// aoc_day2
module aoc_day2 (
    input         clock,
    input         reset,
    input  [63:0] data_value,
    input         data_valid,
    output        data_ready,
    output        result_valid,
    output [63:0] result_value
);
Size: ~3100 cells after synthesis, about 130 I/O pins.
Settings: LEC_CHECK=0, ABC_AREA=0, CAP_MARGIN=20, CELL_PAD_IN_SITES_DETAIL_PLACEMENT=1, CELL_PAD_IN_SITES_GLOBAL_PLACEMENT=0, CORE_ASPECT_RATIO=1.9, CORE_MARGIN=2, CORE_UTILIZATION=32, CTS_CLUSTER_SIZE=37, GPL_ROUTABILITY_DRIVEN=1, MIN_ROUTING_LAYER=met1, PLACE_DENSITY_LB_ADDON=0.09, SLEW_MARGIN=40, TNS_END_PERCENT=30; clock period 5.37 ns.
run.sh (not shown) runs the stock make flow with config.mk's settings and CLKGATE_MAP_FILE=.
The baseline completed without violations.
Change:
==> flow/config.mk (replaced) <==
export PLATFORM = sky130hd
export DESIGN_NAME = aoc_day2
export DESIGN_NICKNAME = aoc_day2
export VERILOG_FILES = /design/flow/design.v
export SDC_FILE = /design/flow/constraint.sdc
export NUM_CORES = 4
export LEC_CHECK = 0
export CAP_MARGIN = 20
export CORE_MARGIN = 2
export CORE_UTILIZATION = 10
export SLEW_MARGIN = 20
==> flow/constraint.sdc (replaced) <==
create_clock -name core_clock -period 5.62 [get_ports {clock}]
set_input_delay 1.1240 -clock core_clock [delete_from_list [all_inputs] [get_ports {clock}]]
set_output_delay 1.1240 -clock core_clock [all_outputs]
set_load 0.01 [all_outputs]
After rerunning: Area after synthesis is unchanged; sequential share of layout area decreases by 2.8 points; routed wire length fell by a little under a tenth.
Change:
--- a/flow/config.mk
+++ b/flow/config.mk
@@ -8,4 +8,4 @@
 export CAP_MARGIN = 20
 export CORE_MARGIN = 2
-export CORE_UTILIZATION = 10
+export CORE_UTILIZATION = 40
 export SLEW_MARGIN = 20
==> flow/constraint.sdc (replaced) <==
create_clock -name core_clock -period 3.93 [get_ports {clock}]
set_input_delay 0.7860 -clock core_clock [delete_from_list [all_inputs] [get_ports {clock}]]
set_output_delay 0.7860 -clock core_clock [all_outputs]
set_load 0.01 [all_outputs]
Result:
- The changed run produced a clean layout
- fmax rises by a little under a tenth
- worst hold slack stays flat
- cell area drops by roughly a tenth
- routed wire length is lower by about a fifth

========
Starting RTL as in the previous note.
export LEC_CHECK = 0
export CAP_MARGIN = 20
export CORE_MARGIN = 2
export CORE_UTILIZATION = 28
export CTS_CLUSTER_SIZE = 30
export MIN_ROUTING_LAYER = met1
export PLACE_DENSITY = 0.37
export SLEW_MARGIN = 30
export TNS_END_PERCENT = 95
create_clock -name core_clock -period 2.75 [get_ports {clock}]
The starting point ran to the end with violations: negative setup slack.
==> next run, changes <==
- CORE_UTILIZATION: 28 -> 70
- CTS_CLUSTER_DIAMETER: not set -> 356
- PLACE_DENSITY: 0.37 -> 0.67
The new run did not get past 5_1_grt with ODB-0269.
Synthesized area does not change.
Die size decreases by 59%.
Synthesized cell count does not change.
==> next run, changes <==
- CORE_UTILIZATION: 70 -> 72
- CTS_CLUSTER_DIAMETER: 356 -> 50
- PLACE_DENSITY: 0.67 -> 0.66
- clock period: 2.75 -> 3.01 ns (I/O delays scaled with it)
The new run ran to the end with violations: negative setup slack.
Synthesized cell count does not change.
Synthesized area is unchanged.
Die area came out lower by a few percent.
==> next run, changes <==
- CORE_UTILIZATION: 72 -> 63
- CTS_CLUSTER_DIAMETER: 50 -> not set
- CTS_CLUSTER_SIZE: 30 -> not set
- MIN_ROUTING_LAYER: met1 -> not set
- PLACE_DENSITY: 0.66 -> not set
- SLEW_MARGIN: 30 -> 20
- TNS_END_PERCENT: 95 -> not set
- clock period: 3.01 -> 5.62 ns (I/O delays scaled with it)
=> With this change the flow passed the timing, DRC and antenna checks. Utilization goes down by 20 points. Clock-buffer cell count goes up by 15. Maximum frequency goes down by 14%. Design area goes down by 9.9%. Via count goes down by about 16%. Wire length goes down by about 28%. Power goes down by about 55%. Global-route usage goes down by 8.8 points. Worst setup slack gets better by 2.0 ns.

========
Setup of tundra:
Starting RTL as in the previous note.
## aoc_day2
module aoc_day2 (
    input         clock,
    input         reset,
    input  [63:0] data_value,
    input         data_valid,
    output        data_ready,
    output        result_valid,
    output [63:0] result_value
);
clock: 2.65 ns
lec_check: 0
cap_margin: 40
core_margin: 2
core_utilization: 72
cts_cluster_diameter: 336
cts_cluster_size: 20
setup_slack_margin: -0.24
slew_margin: 20
tundra | ERROR | global routing
## Diff of input files: raven against tundra
Settings: CORE_UTILIZATION: 72 -> 64; CAP_MARGIN: 40 -> 20; CTS_CLUSTER_SIZE: 20 -> unset; SETUP_SLACK_MARGIN: -0.24 -> unset; CTS_CLUSTER_DIAMETER: 336 -> unset; the clock period (ns, I/O delays scaled along): 2.65 -> 5.62.
[summary]
- In the flow results for raven and tundra, the die footprint is larger on raven.
- raven ends up with higher number of standard-cell rows in the floorplan than tundra does.
- Instance area at placement of raven falls short of that of tundra by more than 10%.
- [raven] height of the die rose 5.9% relative to tundra
- raven against tundra: placed wire-length estimate decreased by about 13% relative to the old numbers; initial cell density of the core decreased by 8.2 points relative to the old numbers; setup fix buffers added after clock tree synthesis decreased by 33 relative to the old numbers; post-cts resize count decreased by 122 relative to the old numbers.
- Comparing raven against tundra, there is no change at all in clock tree buffer depth.
- NOTE core box area tundra->raven increased by more than 10%
- Of tundra and raven, only raven finishes the flow clean.
- As the logs show, tundra stopped at global routing after a tool error, so it never reached the end of the flow.
Edits applied to the flow inputs when going from raven to garnet:
Settings: changing CORE_UTILIZATION from 64 to 72; setting CORE_ASPECT_RATIO to 1.4 for the first time; setting CTS_CLUSTER_SIZE to 10 for the first time; setting ABC_AREA to 1 for the first time; changing the clock period (ns, I/O delays scaled along) from 5.62 to 1.14.
==> results <==
Diff raven -> garnet | post-placement cell area | increase of 43%
As of garnet, die extent in y had risen by more than 10% compared to raven.
Between raven and garnet, the post-synthesis instance total is lower for raven.
As the logs show, garnet stopped at clock tree synthesis after a tool error, so it never reached the end of the flow.
Higher overall die width was reported by raven, not garnet.
Chip area from the yosys synthesis statistics was lower in raven than in garnet.
Compared to raven, garnet was floorplanned on a bigger die.
Sequential-to-total area share from yosys stat was lower in garnet than in raven.
Synthesized netlist net count, raven and garnet, lower one = raven.
Re share of the core filled by cells before placement: garnet is 7.6 points up on raven.
For the synthesized area, garnet came in 14% higher than raven did.
Taking raven over garnet, the HPWL after detailed placement ratio works out to 0.49.

========
ember:
aoc_day2 again, from the RTL that the note above started with.
make LEC_CHECK=0 CAP_MARGIN=20 CORE_MARGIN=2 CORE_UTILIZATION=72 CTS_CLUSTER_DIAMETER=97 CTS_CLUSTER_SIZE=30 MAX_ROUTING_LAYER=met4 MIN_ROUTING_LAYER=met1 PLACE_DENSITY=0.66 SLEW_MARGIN=30 TNS_END_PERCENT=95 finish   # period 3.06 ns
In ember the implementation completed, yet the final layout does not meet the checks, the culprit being setup timing.
Setup changes, ember to zinc
Settings: clearing MAX_ROUTING_LAYER, which used to be met4; swapping 97 for 356 in CTS_CLUSTER_DIAMETER; putting CORE_ASPECT_RATIO at 0.91 where nothing was set; swapping 0.66 for 0.67 in PLACE_DENSITY; putting SETUP_SLACK_MARGIN at 0.82 where nothing was set; swapping 3.06 for 2.75 in the clock period (ns, I/O delays scaled along).
## What came out
In the summary table, zinc is marked failed, with error DPL-0038 raised in global routing. X dimension of the die was higher in the run labelled zinc. There was hardly any difference in floorplan utilization between zinc and ember. As far as share of the yosys chip area belonging to registers goes, ember and zinc are indistinguishable; the numbers are identical. The area of the placeable core on zinc is in line with that on ember.
### zinc -> amber
Settings: a deleted CORE_ASPECT_RATIO that had been 0.91; a deleted MIN_ROUTING_LAYER that had been met1; a deleted TNS_END_PERCENT that had been 95; a deleted PLACE_DENSITY that had been 0.67; a deleted CTS_CLUSTER_DIAMETER that had been 356; a deleted CTS_CLUSTER_SIZE that had been 30; a deleted SETUP_SLACK_MARGIN that had been 0.82; a change of CORE_UTILIZATION from 72 to 40; a change of SLEW_MARGIN from 30 to 20; a change of the clock period (ns, I/O delays scaled along) from 2.75 to 5.0.
amber finished end to end and its layout was clean on timing, DRC and antenna. Delta (amber minus zinc): net count entering floorplan comparable; number of instances resized during post-cts repair decreased 304; count of buffers added by post-CTS timing repair for setup went down; parity-gate share of the synthesized area counting xor and xnor cells ~0 delta. In amber, the deepest level of the CTS H-tree came out 1 above the value in zinc. As far as area share of fa/ha/maj cells after synthesis goes, amber and zinc are indistinguishable; the numbers are identical.
diff inputs: amber => cedar
Settings: CELL_PAD_IN_SITES_DETAIL_PLACEMENT: unset -> 1; MIN_ROUTING_LAYER: unset -> met1; CORE_ASPECT_RATIO: unset -> 0.71; CELL_PAD_IN_SITES_GLOBAL_PLACEMENT: unset -> 1; ABC_AREA: unset -> 0; GPL_ROUTABILITY_DRIVEN: unset -> 0; PLACE_DENSITY_LB_ADDON: unset -> 0.09; CTS_CLUSTER_SIZE: unset -> 85.
Notes after the runs:
- Measured against amber, the clock-buffer cell count of cedar comes out at 1.2 times the reference value.
- Diff amber -> cedar: highest attainable clock frequency went down; number of standard cells in the layout, taps in and fillers out stayed essentially flat; sum of routed wire length over all layers now larger.
- The clock skew reported for cedar is smaller than that of amber by 0.014 ns.

========
Setup of alpha:
aoc_day2 again, from the RTL that the note above started with.
Settings: LEC_CHECK=0, CAP_MARGIN=20, CORE_ASPECT_RATIO=0.91, CORE_MARGIN=2, CORE_UTILIZATION=72, CTS_CLUSTER_DIAMETER=356, CTS_CLUSTER_SIZE=30, HOLD_SLACK_MARGIN=0.29, MIN_ROUTING_LAYER=met1, PLACE_DENSITY_LB_ADDON=0.0, SETUP_SLACK_MARGIN=-0.23, SLEW_MARGIN=30, TNS_END_PERCENT=85; clock period 2.38 ns.
alpha | ERROR | 4_1_cts
Changes in beta relative to alpha:
# alpha
export LEC_CHECK = 0
export CAP_MARGIN = 20
export CORE_ASPECT_RATIO = 0.91
export CORE_MARGIN = 2
export CORE_UTILIZATION = 72
export CTS_CLUSTER_DIAMETER = 356
export CTS_CLUSTER_SIZE = 30
export HOLD_SLACK_MARGIN = 0.29
export MIN_ROUTING_LAYER = met1
export PLACE_DENSITY_LB_ADDON = 0.0
export SETUP_SLACK_MARGIN = -0.23
export SLEW_MARGIN = 30
export TNS_END_PERCENT = 85
create_clock -name core_clock -period 2.38 [get_ports {clock}]
# beta
export LEC_CHECK = 0
export CAP_MARGIN = 20
export CORE_MARGIN = 2
export CORE_UTILIZATION = 58
export CTS_CLUSTER_SIZE = 30
export MIN_ROUTING_LAYER = met1
export PLACE_DENSITY = 0.66
export SLEW_MARGIN = 30
export TNS_END_PERCENT = 95
create_clock -name core_clock -period 3.01 [get_ports {clock}]
[summary]
Status beta: flow complete, layout not clean - setup timing. Comparing beta and alpha, the lower worst setup slack after placement was measured on alpha. Per the comparison of beta with alpha, number of cells produced by synthesis saw little to no change; standard cell area after detailed placement shrank by about 6%.
Changes in gamma relative to beta:
# beta
export LEC_CHECK = 0
export CAP_MARGIN = 20
export CORE_MARGIN = 2
export CORE_UTILIZATION = 58
export CTS_CLUSTER_SIZE = 30
export MIN_ROUTING_LAYER = met1
export PLACE_DENSITY = 0.66
export SLEW_MARGIN = 30
export TNS_END_PERCENT = 95
create_clock -name core_clock -period 3.01 [get_ports {clock}]
# gamma
export LEC_CHECK = 0
export CAP_MARGIN = 20
export CORE_MARGIN = 2
export CORE_UTILIZATION = 72
export CTS_CLUSTER_DIAMETER = 381
export CTS_CLUSTER_SIZE = 30
export MAX_ROUTING_LAYER = met4
export MIN_ROUTING_LAYER = met1
export PLACE_DENSITY = 0.66
export SETUP_SLACK_MARGIN = 0.4
export SLEW_MARGIN = 30
export TNS_END_PERCENT = 95
create_clock -name core_clock -period 3.06 [get_ports {clock}]
--- outcome ---
Across beta and gamma, no clean finish was achieved.
gamma never completed; the flow aborted with a tool error in 5_1_grt.
NOTE core footprint beta->gamma decreased by more than 10%
In the reports for beta and gamma, the larger placed standard-cell area belongs to beta.
| H-tree level count | gamma vs beta | 1 lower |
Taking beta as the reference, in gamma die width lower, number of placement rows lower, post-placement cell count fell by 5.7%.
Initial cell density of the core: gamma vs beta up 15 points
Compared with beta, gamma shows die area lower by 8200 sq um.
Changes in delta relative to gamma:
# gamma
export LEC_CHECK = 0
export CAP_MARGIN = 20
export CORE_MARGIN = 2
export CORE_UTILIZATION = 72
export CTS_CLUSTER_DIAMETER = 381
export CTS_CLUSTER_SIZE = 30
export MAX_ROUTING_LAYER = met4
export MIN_ROUTING_LAYER = met1
export PLACE_DENSITY = 0.66
export SETUP_SLACK_MARGIN = 0.4
export SLEW_MARGIN = 30
export TNS_END_PERCENT = 95
create_clock -name core_clock -period 3.06 [get_ports {clock}]
# delta
export LEC_CHECK = 0
export CAP_MARGIN = 20
export CORE_MARGIN = 2
export CORE_UTILIZATION = 66
export MAX_ROUTING_LAYER = met4
export SLEW_MARGIN = 20
create_clock -name core_clock -period 3.18 [get_ports {clock}]
Results
- delta was carried through to the last stage, and its layout satisfied the timing, DRC and antenna checks.
- Post-synthesis mux area share essentially unchanged between delta and gamma.
- For routability-driven placement congestion ratio, dividing the value from delta by the value from gamma gives 0.945.
- Die area in delta is about 9% higher than in gamma
- Diff delta and gamma: core area lower in gamma
- delta ends up with lower fraction of the core area occupied by cells at floorplan than gamma does.
- gamma → delta: sequential fraction of the synthesis area was more or less identical; die width went up 8.1 um; mapped cell area flat; TritonCTS buffer count now sits higher.
Power is estimated from default activity; no workload was simulated.
